==> inputs of branch sierra <==
Design sd_card_top, start of the top module:
module sd_card_top
#(
	parameter  SPI_LOW_SPEED_DIV = 248,          
	parameter  SPI_HIGH_SPEED_DIV = 0            
)
(
	input            clk,
	input            rst,
	output           SD_nCS,                     
	output           SD_DCLK,                    
	output           SD_MOSI,                    
	input            SD_MISO,                    
	output           sd_init_done,               
	input            sd_sec_read,                
	input[31:0]      sd_sec_read_addr,           
	output[7:0]      sd_sec_read_data,           
	output           sd_sec_read_data_valid,     
	output           sd_sec_read_end,            
	input            sd_sec_write,               
	input[31:0]      sd_sec_write_addr,          
	input[7:0]       sd_sec_write_data,          
	output           sd_sec_write_data_req,      
	output           sd_sec_write_end            
);
Settings: LEC_CHECK=0, ABC_AREA=0, CAP_MARGIN=20, CORE_ASPECT_RATIO=0.78, CORE_MARGIN=5, CORE_UTILIZATION=63, CTS_CLUSTER_SIZE=25, GPL_TIMING_DRIVEN=1, MAX_ROUTING_LAYER=met4, SLEW_MARGIN=20; clock period 5.0 ns.
run.sh (not shown) runs the stock make flow with config.mk's settings and CLKGATE_MAP_FILE=.
==> branch indigo: changes against branch sierra <==
Settings changed: ABC_AREA 0 to 1, CORE_ASPECT_RATIO 0.78 to unset, CORE_MARGIN 5 to 2, CORE_UTILIZATION 63 to 70, CTS_CLUSTER_DIAMETER set to 205, CTS_CLUSTER_SIZE 25 to 15, GPL_TIMING_DRIVEN 1 to unset, MAX_ROUTING_LAYER met4 to unset, PLACE_DENSITY set to 0.82, SETUP_SLACK_MARGIN set to -0.2.
==> flow/constraint.sdc (replaced) <==
create_clock -name core_clock -period 1.99 [get_ports {clk}]
set_input_delay 0.3980 -clock core_clock [delete_from_list [all_inputs] [get_ports {clk}]]
set_output_delay 0.3980 -clock core_clock [all_outputs]
set_load 0.01 [all_outputs]
==> branch garnet: changes against branch sierra <==
Settings changed: ABC_AREA 0 to unset, CAP_MARGIN 20 to 30, CELL_PAD_IN_SITES_DETAIL_PLACEMENT set to 1, CORE_ASPECT_RATIO 0.78 to unset, CORE_MARGIN 5 to 2, CORE_UTILIZATION 63 to 40, CTS_CLUSTER_SIZE 25 to unset, GPL_TIMING_DRIVEN 1 to unset, MAX_ROUTING_LAYER met4 to unset.
==> flow/constraint.sdc (replaced) <==
create_clock -name core_clock -period 3.35 [get_ports {clk}]
set_input_delay 0.6700 -clock core_clock [delete_from_list [all_inputs] [get_ports {clk}]]
set_output_delay 0.6700 -clock core_clock [all_outputs]
set_load 0.01 [all_outputs]
==> branch lagoon: changes against branch sierra <==
Settings changed: ABC_AREA 0 to unset, CORE_ASPECT_RATIO 0.78 to unset, CORE_MARGIN 5 to 2, CORE_UTILIZATION 63 to 32, CTS_CLUSTER_SIZE 25 to 73, GPL_TIMING_DRIVEN 1 to unset, MAX_ROUTING_LAYER met4 to unset, PLACE_DENSITY_LB_ADDON set to 0.22, SETUP_SLACK_MARGIN set to 0.65.
==> flow/constraint.sdc (replaced) <==
create_clock -name core_clock -period 4.18 [get_ports {clk}]
set_input_delay 0.8360 -clock core_clock [delete_from_list [all_inputs] [get_ports {clk}]]
set_output_delay 0.8360 -clock core_clock [all_outputs]
set_load 0.01 [all_outputs]
==> summary of the runs <==
- Branch garnet finished with timing, DRC and antenna clean. Branch lagoon produced a clean layout. Branch sierra finished clean. Branch indigo finished with setup timing left.
- The highest worst setup slack belongs to branch sierra, the lowest to branch indigo.
- Against branch lagoon, the utilization of branch garnet is higher by 11 points.
- In branch sierra the cell count is lower than in branch indigo, by 13%.
- Against branch sierra, the wire length of branch lagoon is larger by about 7%.
- Clock-buffer cell count, lowest first: branch indigo, branch sierra, branch lagoon, branch garnet.
- Sequential share of layout area: branch sierra > branch lagoon > branch indigo > branch garnet.
- Of branch indigo and branch garnet, branch garnet has the higher critical path depth (gap 6).
- Against branch indigo, the global-route usage of branch lagoon is lower by 19 points.
- First-iteration DRC count: branch lagoon < branch garnet < branch sierra < branch indigo.
- The lowest register-to-register slack belongs to branch indigo, the highest to branch sierra.

========
==> run C <==
sd_card_top again, from the RTL that the note above started with.
==> flow/design.v (excerpt) <==
module sd_card_top
#(
	parameter  SPI_LOW_SPEED_DIV = 248,          
	parameter  SPI_HIGH_SPEED_DIV = 0            
)
(
	input            clk,
	input            rst,
	output           SD_nCS,                     
	output           SD_DCLK,                    
	output           SD_MOSI,                    
	input            SD_MISO,                    
	output           sd_init_done,               
	input            sd_sec_read,                
	input[31:0]      sd_sec_read_addr,           
	output[7:0]      sd_sec_read_data,           
	output           sd_sec_read_data_valid,     
	output           sd_sec_read_end,            
	input            sd_sec_write,               
	input[31:0]      sd_sec_write_addr,          
	input[7:0]       sd_sec_write_data,          
	output           sd_sec_write_data_req,      
	output           sd_sec_write_end            
);
Settings: LEC_CHECK=0, ABC_AREA=1, CAP_MARGIN=20, CORE_ASPECT_RATIO=0.7, CORE_MARGIN=2, CORE_UTILIZATION=72, CTS_CLUSTER_SIZE=10, HOLD_SLACK_MARGIN=0.28, PLACE_DENSITY_LB_ADDON=0.01, SETUP_SLACK_MARGIN=-0.04, SLEW_MARGIN=20; clock period 2.05 ns.
==> run K (differences from run C) <==
Settings changed: ABC_AREA 1 to not set, CORE_ASPECT_RATIO 0.7 to not set, CORE_UTILIZATION 72 to 40, CTS_CLUSTER_SIZE 10 to not set, HOLD_SLACK_MARGIN 0.28 to not set, PLACE_DENSITY_LB_ADDON 0.01 to not set, SETUP_SLACK_MARGIN -0.04 to not set.
==> flow/constraint.sdc (replaced) <==
create_clock -name core_clock -period 5.0 [get_ports {clk}]
set_input_delay 1.0000 -clock core_clock [delete_from_list [all_inputs] [get_ports {clk}]]
set_output_delay 1.0000 -clock core_clock [all_outputs]
set_load 0.01 [all_outputs]
==> run G (differences from run C) <==
Settings changed: ABC_AREA 1 to 0, CORE_ASPECT_RATIO 0.7 to not set, CTS_CLUSTER_DIAMETER set to 356, CTS_CLUSTER_SIZE 10 to 32, HOLD_SLACK_MARGIN 0.28 to -0.08, PLACE_DENSITY set to 0.44, PLACE_DENSITY_LB_ADDON 0.01 to not set, SETUP_SLACK_MARGIN -0.04 to 0.3.
==> flow/constraint.sdc (replaced) <==
create_clock -name core_clock -period 2.09 [get_ports {clk}]
set_input_delay 0.4180 -clock core_clock [delete_from_list [all_inputs] [get_ports {clk}]]
set_output_delay 0.4180 -clock core_clock [all_outputs]
set_load 0.01 [all_outputs]
==> qor summary <==
|  | run C | run G | run K |
|---|---|---|---|
| Layout buffer count excluding clock buffers | 162 | - | 99 |
| Overall via count from detail_route | 9956 | - | 7688 |
| Static Leak | 5.62 nW | - | 5.10 nW |
| Last weighted congestion value of the routability-driven placer | 0.996 | 0.956 | 0.934 |
| Uppermost layer routed | met4 | - | met4 |
| Horizontal die size | 144 µm | 120 µm | 160 µm |
| Period utilisation layout | 1.08 | - | 0.696 |
| Worst setup startpoint | sd_card_cmd_m0.byte_cnt[0] | - | sd_card_cmd_m0.byte_cnt[1] |
| Outcome | failed layout checks | stopped before the end | no timing/DRC/antenna violations |
| Failing step | - | global routing | - |
| Layout check failures | negative setup slack | - | - |
| Final setup margin | -0.161 ns | - | 1.52 ns |
| Endpoint with the worst hold slack | spi_master_m0.state[0] | - | spi_master_m0.state[0] |
| Fin area | 12300 µm² | - | 11700 µm² |
| WP data arrival | 2.65 ns | - | 3.89 ns |

========
==> inputs of run R <==
Starting RTL as in the previous note.
Settings: LEC_CHECK=0, ABC_AREA=0, CAP_MARGIN=20, CORE_ASPECT_RATIO=0.61, CORE_MARGIN=6, CORE_UTILIZATION=63, CTS_CLUSTER_SIZE=25, GPL_TIMING_DRIVEN=0, MAX_ROUTING_LAYER=met4, SETUP_SLACK_MARGIN=0.93, SLEW_MARGIN=10, TNS_END_PERCENT=35; clock period 5.0 ns.
==> run D: changes against run R <==
CELL_PAD_IN_SITES_GLOBAL_PLACEMENT = 1   (was unset)
CORE_ASPECT_RATIO = 1.35   (was 0.61)
CORE_MARGIN = 2   (was 6)
CORE_UTILIZATION = 61   (was 63)
CTS_CLUSTER_SIZE = 14   (was 25)
GPL_TIMING_DRIVEN = unset   (was 0)
MAX_ROUTING_LAYER = unset   (was met4)
SETUP_SLACK_MARGIN = 0.61   (was 0.93)
SLEW_MARGIN = 30   (was 10)
TNS_END_PERCENT = 25   (was 35)
==> flow/constraint.sdc (replaced) <==
create_clock -name core_clock -period 3.16 [get_ports {clk}]
set_input_delay 0.6320 -clock core_clock [delete_from_list [all_inputs] [get_ports {clk}]]
set_output_delay 0.6320 -clock core_clock [all_outputs]
set_load 0.01 [all_outputs]
==> comparison table <==
Final layout net count: run R 1227; run D 1197
Detailed-route vias per instance: run R 6.29; run D 6.05
Via count of the first global-routing pass: run R 8066; run D 7688
Headroom to the max-slew limit: run R 37.4%; run D 39.7%
Reg2Reg Setup Slack: run R 1.82 ns; run D 0.70 ns
Status: run R finished clean; run D finished clean
Post-route worst hold slack: run R 0.379 ns; run D 0.440 ns
First element of the critical path: run R sd_card_cmd_m0.byte_cnt[0]; run D sd_card_cmd_m0.state[15]
Number of antenna violations at the first check in global routing: run R 1; run D 0
Placement-stage worst setup slack: run R 1.95 ns; run D 0.604 ns
Fraction of power consumed by combinational cells: run R 4.0%; run D 3.8%
Routed met2 length: run R 11.3 mm; run D 11.7 mm
Layer with the highest usage: run R met1; run D met2
Delay of the slowest cell on the worst path: run R 0.75 ns; run D 0.57 ns
Weighted congestion reported at the end of routability-driven placement: run R 0.967; run D 0.963
Power consumed by sequential cells: run R 1630 µW; run D 2580 µW
OpenROAD warning count: run R 34; run D 37

========
==> inputs of 04-04 <==
sd_card_top again, from the RTL that the note above started with.
clock: 4.31 ns
lec_check: 0
abc_area: 0
cap_margin: 40
cell_pad_in_sites_detail_placement: 1
cell_pad_in_sites_global_placement: 1
core_aspect_ratio: 1.35
core_margin: 2
core_utilization: 44
cts_cluster_diameter: 274
cts_cluster_size: 16
gpl_routability_driven: 0
gpl_timing_driven: 0
hold_slack_margin: 0.11
max_routing_layer: met4
min_routing_layer: met2
place_density_lb_addon: 0.09
setup_slack_margin: 0.01
slew_margin: 0
tns_end_percent: 55
==> 01-07: changes against 04-04 <==
==> flow/config.mk (replaced) <==
export PLATFORM = sky130hd
export DESIGN_NAME = sd_card_top
export DESIGN_NICKNAME = sd_card_top
export VERILOG_FILES = /design/flow/design.v
export SDC_FILE = /design/flow/constraint.sdc
export NUM_CORES = 4
export LEC_CHECK = 0
export ABC_AREA = 1
export CAP_MARGIN = 5
export CORE_MARGIN = 2
export CORE_UTILIZATION = 70
export CTS_CLUSTER_DIAMETER = 201
export CTS_CLUSTER_SIZE = 14
export SLEW_MARGIN = 20
==> flow/constraint.sdc (replaced) <==
create_clock -name core_clock -period 2.4 [get_ports {clk}]
set_input_delay 0.4800 -clock core_clock [delete_from_list [all_inputs] [get_ports {clk}]]
set_output_delay 0.4800 -clock core_clock [all_outputs]
set_load 0.01 [all_outputs]
==> 01-12: changes against 04-04 <==
==> flow/config.mk (replaced) <==
export PLATFORM = sky130hd
export DESIGN_NAME = sd_card_top
export DESIGN_NICKNAME = sd_card_top
export VERILOG_FILES = /design/flow/design.v
export SDC_FILE = /design/flow/constraint.sdc
export NUM_CORES = 4
export LEC_CHECK = 0
export CAP_MARGIN = 20
export CORE_MARGIN = 2
export CORE_UTILIZATION = 64
export SETUP_SLACK_MARGIN = 0.83
export SLEW_MARGIN = 20
==> flow/constraint.sdc (replaced) <==
create_clock -name core_clock -period 3.4 [get_ports {clk}]
set_input_delay 0.6800 -clock core_clock [delete_from_list [all_inputs] [get_ports {clk}]]
set_output_delay 0.6800 -clock core_clock [all_outputs]
set_load 0.01 [all_outputs]
==> reports/metrics.cfg <==
[routing]
dr_wl_met3_um=1530

[timing]
fin_skew_ns=0.0115
final.setup.worst_slack_ns=0.870

[global_routing]
grt_pass1_wl_um=39500

[status]
outcome=finished clean

[worst_setup_path]
reg2regPathDepth=6

That was 01-12.
==> reports/metrics.cfg <==
[global_routing]
grt_pass1_wl_um=45400

[timing]
final.setup.worst_slack_ns=0.980
worst_hold_slack_ns=0.385

[status]
outcome=finished clean

[worst_setup_path]
reg2regPathDepth=7

That was 04-04.
==> reports/metrics.cfg <==
[status]
outcome=finished clean

[worst_setup_path]
reg2regPathDepth=11

[timing]
final.setup.worst_slack_ns=0.251
fin_skew_ns=0.0178

[global_routing]
grt_pass1_wl_um=40000

That was 01-07.
Power figures rest on the tool's default switching activity, not on a simulated workload.
